Setup of job 101:
==> flow/design.v (excerpt) <==
module ALU_ft (
    input              clk,
    input              rst,
    input      [31:0]  A,
    input      [31:0]  B,
    input      [2:0]   ALUControl,
    output reg [31:0]  Result,
    output reg         Zero,
    output reg         Carry,
    output reg         OverFlow,
    output reg         Negative,
    output reg         fault_detected_out
);
    wire [31:0] alu_res;
    wire alu_z, alu_c, alu_v, alu_n;
    ALU u_alu (
        .A(A),
        .B(B),
        .ALUControl(ALUControl),
        .Result(alu_res),
        .Zero(alu_z),
        .Carry(alu_c),
        .OverFlow(alu_v),
        .Negative(alu_n)
    );
    reg [31:0] res_t1;
    reg [31:0] res_t2;
    localparam STAGE1 = 2'b00;
    localparam STAGE2 = 2'b01;
    localparam STAGE3 = 2'b10;
    reg [1:0] state;
    always @(posedge clk or negedge rst) begin
        if (!rst) begin
            state              <= STAGE1;
            fault_detected_out <= 1'b0;
            res_t1             <= 32'b0;
            res_t2             <= 32'b0;
            Result             <= 32'b0;
            Zero               <= 1'b0;
            Carry              <= 1'b0;
            OverFlow           <= 1'b0;
            Negative           <= 1'b0;
        end
        else begin
            case (state)
                STAGE1: begin
                    res_t1 <= alu_res;           
                    fault_detected_out <= 1'b0;
                    state <= STAGE2;
                end
                STAGE2: begin
                    res_t2 <= alu_res;           
                    if (res_t2 == res_t1) begin
                        Result   <= alu_res;
                        Zero     <= alu_z;
                        Carry    <= alu_c;
                        OverFlow <= alu_v;
  ...
Size: roughly 100 flip-flops, about 110 I/O pins.
make LEC_CHECK=0 CAP_MARGIN=30 CORE_ASPECT_RATIO=0.5 CORE_MARGIN=2 CORE_UTILIZATION=64 CTS_CLUSTER_DIAMETER=354 CTS_CLUSTER_SIZE=98 PLACE_DENSITY=0.35 SETUP_SLACK_MARGIN=0.56 SLEW_MARGIN=30 finish   # period 2.51 ns
run.sh (not shown) runs the stock make flow with config.mk's settings and CLKGATE_MAP_FILE=.
In the summary table, job 101 is marked failed, with error GRT-0116 raised in 5_1_grt.
#### Input delta (job 102 over job 101)
Settings: a deleted CTS_CLUSTER_DIAMETER that had been 354; a deleted CTS_CLUSTER_SIZE that had been 98; a deleted SETUP_SLACK_MARGIN that had been 0.56; a change of CORE_UTILIZATION from 64 to 25; a deleted PLACE_DENSITY that had been 0.35; a deleted CORE_ASPECT_RATIO that had been 0.5; a change of the clock period (ns, I/O delays scaled along) from 2.51 to 5.66.
## What came out
Of job 101 and job 102, only job 102 finishes the flow clean.
Compare job 101 and job 102 | post-cts resize count higher: job 101
Summary: with job 101 as the reference, post-DP HPWL in job 102 moved up by a little under 10%.
Total die size grows by more than 100% when moving from job 101 to job 102.
Diff job 101 -> job 102 | height of the die | up by more than 100%
Placer's final routability congestion estimate ends up lower on job 102.
Re initial core utilization: job 102 is 40 points down on job 101.
Relative to job 101, the placed standard-cell area of job 102 is lower by 11%.
NOTE placed cell count job 101->job 102 increased by a few percent
Edits applied to the flow inputs when going from job 102 to job 103:
Settings: CTS_CLUSTER_SIZE: unset -> 98; PLACE_DENSITY: unset -> 0.36; CTS_CLUSTER_DIAMETER: unset -> 354; CORE_UTILIZATION: 25 -> 59; SETUP_SLACK_MARGIN: unset -> 0.56; the clock period (ns, I/O delays scaled along): 5.66 -> 2.51.
### Flow results
Compared with job 102, job 103 shows a total placed instance area that is 13% higher. Post-CTS repair timing setup buffer count was higher in job 103 than in job 102. Between job 103 and job 102, the difference in deepest clock path buffer count is negligible. Number of register bits inferred by synthesis: job 103 vs job 102, no meaningful difference. Going from job 102 to job 103, half-perimeter wire length of the detailed placement result shrank by a few percent. Job 103 -> job 102: fraction of synthesis flops using an asynchronous set or reset pin flat. Job 102: all stages complete, timing, DRC and antenna checks passed. For job 103, the flow was terminated by a tool error in 5_1_grt and produced no final design. Job 103 vs. job 102: effective utilization at floorplan went up by 35 points. Comparing job 103 and job 102, the higher die boundary width is on job 102. Job 102 -> job 103: yosys-reported design area after synthesis delta 0, exact match.
#### Input delta (job 104 over job 103)
Settings: CTS_CLUSTER_DIAMETER changed from 354 to 213; CORE_UTILIZATION changed from 59 to 65; CTS_CLUSTER_SIZE changed from 98 to 33; PLACE_DENSITY removed (was 0.36); SETUP_SLACK_MARGIN removed (was 0.56); the clock period (ns, I/O delays scaled along) changed from 2.51 to 4.85.
Notes after the runs:
The layout from job 104, despite a flow that completed every stage, fails the layout checks, with the failing checks listed as negative setup slack.
Taking job 103 as the reference, in job 104 share of synthesized area spent on multiplexers flat, synthesized cell count has remained practically unchanged.
Cell area reported after detailed placement, job 103 and job 104: higher on job 103
Delta (job 104 minus job 103): floorplan die area decreased by 0.0021 mm^2 relative to the old numbers; count of cells resized by post-cts repair fell by 58; die height has decreased.
From job 103 to job 104 the numbers moved as follows: initial core utilization picked up an extra 5.4 points, routability congestion estimate from global placement picked up an extra 3.0%.
## Diff of input files: job 105 against job 104
Settings: clearing CTS_CLUSTER_DIAMETER, which used to be 213; clearing CTS_CLUSTER_SIZE, which used to be 33; swapping 65 for 70 in CORE_UTILIZATION; putting SETUP_SLACK_MARGIN at 0.24 where nothing was set; swapping 4.85 for 1.88 in the clock period (ns, I/O delays scaled along).
### Flow results
Job 105 did not finish; the tool stopped in 4_1_cts with error DPL-0038. Cell area after placement: job 105 vs job 104 up 8.9%. The higher share of the core filled by cells before placement came out of job 105. Job 105: die size about 7% below job 104.

* * *

v32:
ALU_ft again, from the RTL that the note above started with.
==> flow/config.mk <==
export PLATFORM = sky130hd
export DESIGN_NAME = ALU_ft
export DESIGN_NICKNAME = ALU_ft
export VERILOG_FILES = /design/flow/design.v
export SDC_FILE = /design/flow/constraint.sdc
export NUM_CORES = 4
export LEC_CHECK = 0
export ABC_AREA = 0
export CAP_MARGIN = 30
export CELL_PAD_IN_SITES_GLOBAL_PLACEMENT = 0
export CORE_ASPECT_RATIO = 0.53
export CORE_MARGIN = 2
export CORE_UTILIZATION = 72
export CTS_CLUSTER_SIZE = 75
export MAX_ROUTING_LAYER = met4
export PLACE_DENSITY_LB_ADDON = 0.24
export SETUP_SLACK_MARGIN = 0.87
export SLEW_MARGIN = 30
==> flow/constraint.sdc <==
create_clock -name core_clock -period 3.08 [get_ports {clk}]
set_input_delay 0.6160 -clock core_clock [delete_from_list [all_inputs] [get_ports {clk}]]
set_output_delay 0.6160 -clock core_clock [all_outputs]
set_load 0.01 [all_outputs]
v32: aborted in detailed placement (tool error)
Input-level comparison between v33 and v32:
==> flow/config.mk <==
export PLATFORM = sky130hd
export DESIGN_NAME = ALU_ft
export DESIGN_NICKNAME = ALU_ft
export VERILOG_FILES = /design/flow/design.v
export SDC_FILE = /design/flow/constraint.sdc
export NUM_CORES = 4
export LEC_CHECK = 0
export CAP_MARGIN = 30
export CORE_MARGIN = 2
export CORE_UTILIZATION = 65
export CTS_CLUSTER_SIZE = 37
export SETUP_SLACK_MARGIN = -0.34
export SLEW_MARGIN = 30
==> flow/constraint.sdc <==
create_clock -name core_clock -period 4.45 [get_ports {clk}]
set_input_delay 0.8900 -clock core_clock [delete_from_list [all_inputs] [get_ports {clk}]]
set_output_delay 0.8900 -clock core_clock [all_outputs]
set_load 0.01 [all_outputs]
- v33: flow complete, layout not clean; failing: setup timing
- detailed placement: v32 exited with error
- Comparing v32 against v33, there is no change at all in count of boundary I/O pins.
- Between v32 and v33, the flow reports chip width decreasing by more than 10%.
- From v32 to v33, yosys stat chip area did not move at all.
- v33 against v32: vertical die dimension up 43%; area of the core region rose about 14%.
- v32 has a lower die area than v33.
Input-level comparison between v18 and v33:
diff --git a/flow/config.mk b/flow/config.mk
--- a/flow/config.mk
+++ b/flow/config.mk
@@ -8,6 +8,6 @@
 export CAP_MARGIN = 30
 export CORE_MARGIN = 2
-export CORE_UTILIZATION = 65
-export CTS_CLUSTER_SIZE = 37
-export SETUP_SLACK_MARGIN = -0.34
+export CORE_UTILIZATION = 63
+export CTS_CLUSTER_DIAMETER = 332
+export CTS_CLUSTER_SIZE = 100
 export SLEW_MARGIN = 30
==> flow/constraint.sdc <==
create_clock -name core_clock -period 6.0 [get_ports {clk}]
set_input_delay 1.2000 -clock core_clock [delete_from_list [all_inputs] [get_ports {clk}]]
set_output_delay 1.2000 -clock core_clock [all_outputs]
set_load 0.01 [all_outputs]
Notes after the runs:
- v18 completed end to end with timing, DRC and antenna clean.
- Critical path depth is lower on v18
- Flop share of the area: v33 and v18 compared, lower one is v33
- Diff v33 -> v18 | die outline width | up slightly
## Diff of input files: v42 against v18
==> flow/config.mk <==
export PLATFORM = sky130hd
export DESIGN_NAME = ALU_ft
export DESIGN_NICKNAME = ALU_ft
export VERILOG_FILES = /design/flow/design.v
export SDC_FILE = /design/flow/constraint.sdc
export NUM_CORES = 4
export LEC_CHECK = 0
export CAP_MARGIN = 40
export CELL_PAD_IN_SITES_DETAIL_PLACEMENT = 2
export CELL_PAD_IN_SITES_GLOBAL_PLACEMENT = 2
export CORE_MARGIN = 2
export CORE_UTILIZATION = 40
export CTS_CLUSTER_DIAMETER = 212
export GPL_ROUTABILITY_DRIVEN = 1
export GPL_TIMING_DRIVEN = 0
export HOLD_SLACK_MARGIN = 0.25
export MIN_ROUTING_LAYER = met2
export SETUP_SLACK_MARGIN = 1.63
export SLEW_MARGIN = 20
export TNS_END_PERCENT = 25
## What came out
- v42 failed in global routing with GRT-0116.
- When v42 is measured against v18, its die area turns out 12000 um2 higher.
- v42 against v18: number of setup buffers added after CTS saw an increase; routability congestion estimate from global placement saw an increase; area of placed instances saw an increase.

* * *

## red
The RTL this note starts from:
==> flow/design.v <==
module ALU(
    input [31:0] A, B,
    input [2:0] ALUControl,
    output Carry, OverFlow, Zero, Negative,
    output [31:0] Result
);
    wire [31:0] B_inv;
    wire [32:0] Sum_result;
    wire is_sub;
    assign is_sub = (ALUControl == 3'b001);
    assign B_inv = is_sub ? ~B : B;
    assign Sum_result = A + B_inv + is_sub;
    reg [31:0] Result_reg;
    reg Cout_reg, OverFlow_reg;
    always @(*) begin
        Result_reg = 32'h0;
        Cout_reg = 1'b0;
        OverFlow_reg = 1'b0;
        case (ALUControl)
            3'b000: begin  
                Result_reg = Sum_result[31:0];
                Cout_reg = Sum_result[32];
                OverFlow_reg = (A[31] == B[31]) && (Result_reg[31] != A[31]);
            end
            3'b001: begin  
                Result_reg = Sum_result[31:0];
                Cout_reg = Sum_result[32];
                OverFlow_reg = (A[31] != B[31]) && (Result_reg[31] != A[31]);
            end
            3'b010: Result_reg = A & B;    
            3'b011: Result_reg = A | B;    
            3'b100: Result_reg = A ^ B;    
            3'b101: Result_reg = ($signed(A) < $signed(B)) ? 32'b1 : 32'b0;  
            3'b110: Result_reg = A << B[4:0];  
            3'b111: Result_reg = A >> B[4:0];  
            default: Result_reg = 32'h0;
        endcase
    end
    assign Result   = Result_reg;
    assign Zero     = (Result_reg == 32'b0);
    assign Negative = Result_reg[31];
    assign Carry    = Cout_reg;
    assign OverFlow = OverFlow_reg;
endmodule
`timescale 1ns / 1ps
module ALU_ft (
    input              clk,
    input              rst,
    input      [31:0]  A,
    input      [31:0]  B,
    input      [2:0]   ALUControl,
    output reg [31:0]  Result,
    output reg         Zero,
    output reg         Carry,
    output reg         OverFlow,
    output reg         Negative,
    output reg         fault_detected_out
);
    wire [31:0] alu_res;
    wire alu_z, alu_c, alu_v, alu_n;
    ALU u_alu (
        .A(A),
        .B(B),
        .ALUControl(ALUControl),
        .Result(alu_res),
        .Zero(alu_z),
        .Carry(alu_c),
        .OverFlow(alu_v),
        .Negative(alu_n)
    );
    reg [31:0] res_t1;
    reg [31:0] res_t2;
    localparam STAGE1 = 2'b00;
    localparam STAGE2 = 2'b01;
    localparam STAGE3 = 2'b10;
    reg [1:0] state;
    always @(posedge clk or negedge rst) begin
        if (!rst) begin
            state              <= STAGE1;
            fault_detected_out <= 1'b0;
            res_t1             <= 32'b0;
            res_t2             <= 32'b0;
            Result             <= 32'b0;
            Zero               <= 1'b0;
            Carry              <= 1'b0;
            OverFlow           <= 1'b0;
            Negative           <= 1'b0;
        end
        else begin
            case (state)
                STAGE1: begin
                    res_t1 <= alu_res;           
                    fault_detected_out <= 1'b0;
                    state <= STAGE2;
                end
                STAGE2: begin
                    res_t2 <= alu_res;           
                    if (res_t2 == res_t1) begin
                        Result   <= alu_res;
                        Zero     <= alu_z;
                        Carry    <= alu_c;
                        OverFlow <= alu_v;
                        Negative <= alu_n;
                        state    <= STAGE1;
                    end
                    else begin
                        fault_detected_out <= 1'b1;
                        state <= STAGE3;
                    end
                end
                STAGE3: begin
                    Result   <= alu_res;
                    Zero     <= alu_z;
                    Carry    <= alu_c;
                    OverFlow <= alu_v;
                    Negative <= alu_n;
                    state <= STAGE1;
                end
            endcase
        end
    end
endmodule
Settings: LEC_CHECK=0, CAP_MARGIN=20, CORE_MARGIN=2, CORE_UTILIZATION=66, CTS_CLUSTER_DIAMETER=213, SLEW_MARGIN=20, TNS_END_PERCENT=5; clock period 4.87 ns.
From the logs: red reached the end of the flow and failed the layout checks with setup timing.
> inputs changed (red -> orange)
Settings: CTS_CLUSTER_DIAMETER now 332, was 213; SLEW_MARGIN now 30, was 20; CAP_MARGIN now 30, was 20; PLACE_DENSITY now 0.41, previously not set; TNS_END_PERCENT no longer set, was 5; CTS_CLUSTER_SIZE now 84, previously not set; CORE_UTILIZATION now 40, was 66; the clock period (ns, I/O delays scaled along) now 6.0, was 4.87.
Findings:
Critical path depth delta for orange relative to red: 5 higher. orange: no failed stages, no open violations at the end. Max relative contribution of the clock network to total power across orange and red: orange. The run showing the smaller first-pass GRT wire length is orange. Taking red as the reference, in orange transition time at the pin with the least slew margin decreased 0.31 ns, number of setup violations in the final report dropped 1, final standard cell area without fillers moved down, proportion of final cell area spent on non-clock buffers saw a decrease. [orange vs red] highest fanout seen on the critical path: higher in orange. Critical-path cell with the highest stage delay: or4_1 -> orange, clkdlybuf4s50_1 -> red.

* * *

Setup of oak:
// ALU_ft: RTL as listed in full above, without the edits since
Settings: LEC_CHECK=0, CAP_MARGIN=40, CELL_PAD_IN_SITES_GLOBAL_PLACEMENT=2, CORE_MARGIN=2, CORE_UTILIZATION=40, GPL_TIMING_DRIVEN=0, HOLD_SLACK_MARGIN=0.25, MIN_ROUTING_LAYER=met2, SLEW_MARGIN=30, TNS_END_PERCENT=25; clock period 6.0 ns.
oak | ERROR | 5_1_grt
Changes in pine relative to oak:
Settings: CELL_PAD_IN_SITES_GLOBAL_PLACEMENT removed (was 2); MIN_ROUTING_LAYER removed (was met2); TNS_END_PERCENT removed (was 25); GPL_TIMING_DRIVEN removed (was 0); CAP_MARGIN changed from 40 to 30; HOLD_SLACK_MARGIN removed (was 0.25); the clock period (ns, I/O delays scaled along) changed from 6.0 to 5.66.
Findings:
Compared with oak, in pine number of buffers on the longest clock path about even, post-detailed-placement cell area moved up, global placement routability congestion down 12%, count of input and output buffers saw an increase. Minimum setup slack after placement, oak and pine, lower one = oak. Placed wire-length estimate after detailed placement (pine vs. oak) decreases by more than 10%. Comparing pine against oak, there is no change at all in xor/xnor share of the synthesized area. pine ran to completion and came out clean on the timing, design-rule and antenna checks. Against oak as the reference, pine delivers a lower post-cts repair resize count.

* * *

RTL: the design.v shown in full above, as it stands there.
Settings: LEC_CHECK=0, ABC_AREA=1, CAP_MARGIN=0, CORE_MARGIN=2, CORE_UTILIZATION=72, CTS_CLUSTER_DIAMETER=298, CTS_CLUSTER_SIZE=100, PLACE_DENSITY=0.37, SLEW_MARGIN=30, TNS_END_PERCENT=10; clock period 3.61 ns.
The baseline aborted during global routing (5_1_grt).
Edit:
CAP_MARGIN = 30   (was 0)
CORE_UTILIZATION = 60   (was 72)
clock period = 3.31 ns   (was 3.61 ns; I/O delays follow)
After rerunning:
- This time the run finished but fails on negative setup slack
- die area grows by 19%
- synthesized area stays the same
- synthesized cell count is unchanged
Edit:
ABC_AREA = not set   (was 1)
CAP_MARGIN = 20   (was 30)
CORE_UTILIZATION = 66   (was 60)
CTS_CLUSTER_DIAMETER = not set   (was 298)
CTS_CLUSTER_SIZE = not set   (was 100)
PLACE_DENSITY = not set   (was 0.37)
SLEW_MARGIN = 20   (was 30)
TNS_END_PERCENT = not set   (was 10)
clock period = 4.87 ns   (was 3.31 ns; I/O delays follow)
Result: The new run completed and failed the layout checks on negative setup slack. Power fell by 27%. Via count is lower by 2.3%. Clock power fell by about 30%. Critical path depth fell by 11. Global-route usage grows by 7.8 points. Clock-buffer cell count shrinks by 1. Area after synthesis grows by 3.8%. Setup slack loses 160 ps.
Edit:
CAP_MARGIN = 30   (was 20)
CORE_UTILIZATION = 72   (was 66)
CTS_CLUSTER_DIAMETER = 348   (was not set)
CTS_CLUSTER_SIZE = 99   (was not set)
SLEW_MARGIN = 30   (was 20)
clock period = 3.22 ns   (was 4.87 ns; I/O delays follow)
The new run ended with an error in detailed placement (3_5_place_dp) (DPL-0033).
Die size came out lower by a little under a tenth.
Synthesized area is unchanged.
Synthesized cell count is unchanged.
Edit:
CORE_ASPECT_RATIO = 0.5   (was not set)
PLACE_DENSITY = 0.77   (was not set)
SETUP_SLACK_MARGIN = 0.94   (was not set)
The changed run stopped in detailed placement (3_5_place_dp) (DPL-0038).
Synthesized area stays the same.
Synthesized cell count stays the same.
Die size grows by 0.33%.
Edit:
CORE_ASPECT_RATIO = not set   (was 0.5)
CORE_UTILIZATION = 65   (was 72)
CTS_CLUSTER_DIAMETER = not set   (was 348)
CTS_CLUSTER_SIZE = not set   (was 99)
PLACE_DENSITY = not set   (was 0.77)
SETUP_SLACK_MARGIN = not set   (was 0.94)
clock period = 4.7 ns   (was 3.22 ns; I/O delays follow)
Outcome:
- Now the flow completed and failed the layout checks on negative setup slack
- synthesized area does not change
- synthesized cell count stays the same
- die size is higher by 10%
Power is estimated from default activity; no workload was simulated.
